## garnet
## HandwashSensor
module HandwashSensor(
    input clk,
    input reset,
    input acceptLeftHandDistance,
    input [15:0] leftHandDistance,
    input acceptLeftHandGain,
    input [7:0] leftHandGain,
    input acceptRightHandDistance,
    input [15:0] rightHandDistance,
    input acceptRightHandGain,
    input [7:0] rightHandGain,
    output waterOn
);
For scale: about 1100 cells after synthesis, ~80 flip-flops, about 55 I/O pins, about 10000 um^2 of cells after synthesis.
export LEC_CHECK = 0
export CAP_MARGIN = 35
export CORE_ASPECT_RATIO = 1.62
export CORE_MARGIN = 2
export CORE_UTILIZATION = 35
export CTS_CLUSTER_SIZE = 88
export GPL_ROUTABILITY_DRIVEN = 0
export GPL_TIMING_DRIVEN = 0
export MAX_ROUTING_LAYER = met5
export PLACE_DENSITY_LB_ADDON = 0.08
export SLEW_MARGIN = 0
export TNS_END_PERCENT = 20
create_clock -name core_clock -period 5.46 [get_ports {clk}]
run.sh (not shown) runs the stock make flow with config.mk's settings and CLKGATE_MAP_FILE=.
Relative to garnet, the following input files were edited for juniper:
Settings: swapping 35 for 57 in CORE_UTILIZATION; putting SETUP_SLACK_MARGIN at -0.04 where nothing was set; swapping 0 for 1 in GPL_TIMING_DRIVEN; putting ABC_AREA at 1 where nothing was set; swapping 88 for 78 in CTS_CLUSTER_SIZE; putting CTS_CLUSTER_DIAMETER at 106 where nothing was set; swapping 1.62 for 1.81 in CORE_ASPECT_RATIO.
### Flow results
- Diff garnet -> juniper | switching part of the total | increase of 6.1 points
- Higher yosys cell count goes to juniper over garnet.
- When juniper is measured against garnet, its signed area change from the synthesized netlist to the final layout turns out 4.6 points lower.
- On relative contribution of combinational cells to total power: between juniper and garnet, it ends up higher for juniper.
- Going from garnet to juniper, Yosys chip area grows by 810 um^2.
- Delta (juniper minus garnet): cell leakage power has increased, part of the total power dissipated in the clock network has decreased.


HandwashSensor again, from the RTL that the note above started with.
export LEC_CHECK = 0
export ABC_AREA = 1
export CAP_MARGIN = 20
export CORE_MARGIN = 2
export CORE_UTILIZATION = 70
export CTS_CLUSTER_DIAMETER = 40
export CTS_CLUSTER_SIZE = 72
export SLEW_MARGIN = 20
create_clock -name core_clock -period 4.44 [get_ports {clk}]
The first run finished with timing, DRC and antenna clean.
==> next run, changes <==
Settings changed: ABC_AREA 1 to default, CORE_UTILIZATION 70 to 40, CTS_CLUSTER_DIAMETER 40 to default, CTS_CLUSTER_SIZE 72 to default.
Clock period 4.44 ns to 5.18 ns, I/O delays scaled along.
What happened: Count of clock-buffer cells in the layout does not change; non-clock buffer count is lower by 29; power is lower by a quarter to a third; die size is higher by well over a third; worst setup slack gains 0.098 ns.
==> next run, changes <==
Settings changed: CORE_UTILIZATION 40 to 72, CTS_CLUSTER_SIZE from default to 97, PLACE_DENSITY from default to 0.41.
Clock period 5.18 ns to 9.73 ns, I/O delays scaled along.
Outcome:
- clock skew falls by 0.0032 ns
- synthesized cell count does not change
- via count rises by 3.9%
- wire length rises by about 1.2%
- synthesized area does not change
- power falls by 47%
- utilization rises by 35 points
- count of clock-buffer cells in the layout rises by 1
- clock power falls by about 50%
==> next run, changes <==
Settings changed: CTS_CLUSTER_DIAMETER from default to 98, CTS_CLUSTER_SIZE 97 to 20, PLACE_DENSITY 0.41 to 0.66.
Clock period 9.73 ns to 4.4 ns, I/O delays scaled along.
After rerunning:
- With this change the flow completed, yet does not pass: capacitance limit, slew limit, setup timing
- global-route usage is higher by 13 points
- worst hold slack gets worse by 0.045 ns
- synthesized area does not change
- cell count climbs by roughly a tenth
- worst setup slack degrades by 5.2 ns
- cell area went up by about a fifth
- utilization rises by 15 points


Starting RTL as in the previous note.
clock: 5.46 ns
lec_check: 0
cap_margin: 35
core_aspect_ratio: 0.5
core_margin: 2
core_utilization: 55
cts_cluster_diameter: 361
cts_cluster_size: 78
gpl_routability_driven: 0
gpl_timing_driven: 1
max_routing_layer: met5
place_density_lb_addon: 0.08
setup_slack_margin: -0.35
slew_margin: 0
tns_end_percent: 20
Next try:
- CORE_ASPECT_RATIO: 0.5 -> 0.76
- CORE_UTILIZATION: 55 -> 72
- CTS_CLUSTER_DIAMETER: 361 -> 47
- GPL_ROUTABILITY_DRIVEN: 0 -> 1
- PLACE_DENSITY: unset -> 0.66
- PLACE_DENSITY_LB_ADDON: 0.08 -> unset
- SLEW_MARGIN: 0 -> 30
- clock period: 5.46 -> 4.51 ns (I/O delays scaled with it)
Result: The changed run completed and failed the layout checks on negative setup slack; combinational power went up by 51%; count of clock-buffer cells in the layout went up by 1; critical path depth does not change; sequential power went up by 18%; total power went up by 24%; routed wire length went up by 7.4%; hold slack got worse by 0.082 ns; cell count went up by 2.9%; via count went up by 8.8%; non-clock buffer count went up by 106.
Next try:
- CAP_MARGIN: 35 -> 20
- CORE_ASPECT_RATIO: 0.76 -> unset
- CTS_CLUSTER_DIAMETER: 47 -> 98
- CTS_CLUSTER_SIZE: 78 -> 80
- GPL_ROUTABILITY_DRIVEN: 1 -> unset
- GPL_TIMING_DRIVEN: 1 -> unset
- MAX_ROUTING_LAYER: met5 -> unset
- SETUP_SLACK_MARGIN: -0.35 -> unset
- SLEW_MARGIN: 30 -> 20
- TNS_END_PERCENT: 20 -> unset
- clock period: 4.51 -> 4.4 ns (I/O delays scaled with it)
After rerunning:
- This time the run ran to the end with violations: max-capacitance violations, max-slew violations, negative setup slack
- area after synthesis does not change
- wire length climbs by 79%
- clock power goes up by about 7%
- worst hold slack is better by 0.035 ns
- core utilization increases by 7.0 points
- die area hardly moves


HandwashSensor again, from the RTL that the note above started with.
Settings: LEC_CHECK=0, ABC_AREA=1, CAP_MARGIN=5, CORE_MARGIN=2, CORE_UTILIZATION=70, CTS_CLUSTER_DIAMETER=40, CTS_CLUSTER_SIZE=72, SLEW_MARGIN=20, TNS_END_PERCENT=5; clock period 3.65 ns.
The baseline finished with negative setup slack left.
Then changed:
Settings changed: ABC_AREA 1 to not set, CAP_MARGIN 5 to 20, CORE_UTILIZATION 70 to 65, CTS_CLUSTER_DIAMETER 40 to not set, CTS_CLUSTER_SIZE 72 to not set, TNS_END_PERCENT 5 to not set.
Clock period 3.65 ns to 5.41 ns, I/O delays scaled along.
What happened: The changed run finished clean; worst setup slack gets better by 910 ps; via count shrinks by 31%; clock-buffer cell count is lower by 1; sequential power came out lower by 35%; routed wire length goes down by 35%; non-clock buffer count decreases by 155; combinational power goes down by 76%; clock power drops by 24%; die area is about the same; utilization decreases by 16 points; clock skew falls by 6.2 ps.
Then changed:
Settings changed: CORE_UTILIZATION 65 to 48.
Clock period 5.41 ns to 5.18 ns, I/O delays scaled along.
Outcome: The changed run finished with timing, DRC and antenna clean; non-clock buffer count rose by 12; core utilization shrinks by 19 points; area after synthesis does not change; total power climbs by a little under a tenth; die area grows by a quarter to a third; flip-flop count stays the same; maximum frequency went up by a few percent; cell area went up slightly; clock skew went up by 3.1 ps; cell count rose by a few percent.
Then changed:
Settings changed: CORE_ASPECT_RATIO set to 0.5, CORE_UTILIZATION 48 to 59.
Clock period 5.18 ns to 7.0 ns, I/O delays scaled along.
Global-route usage is higher by 4.5 points. Cell area decreases by 1.9%. Routed wire length is about the same. Core utilization climbs by 13 points. Flip-flop count does not change. Worst setup slack gains 1600 ps. Synthesized area does not change.
Power and IR drop assume default switching activity.
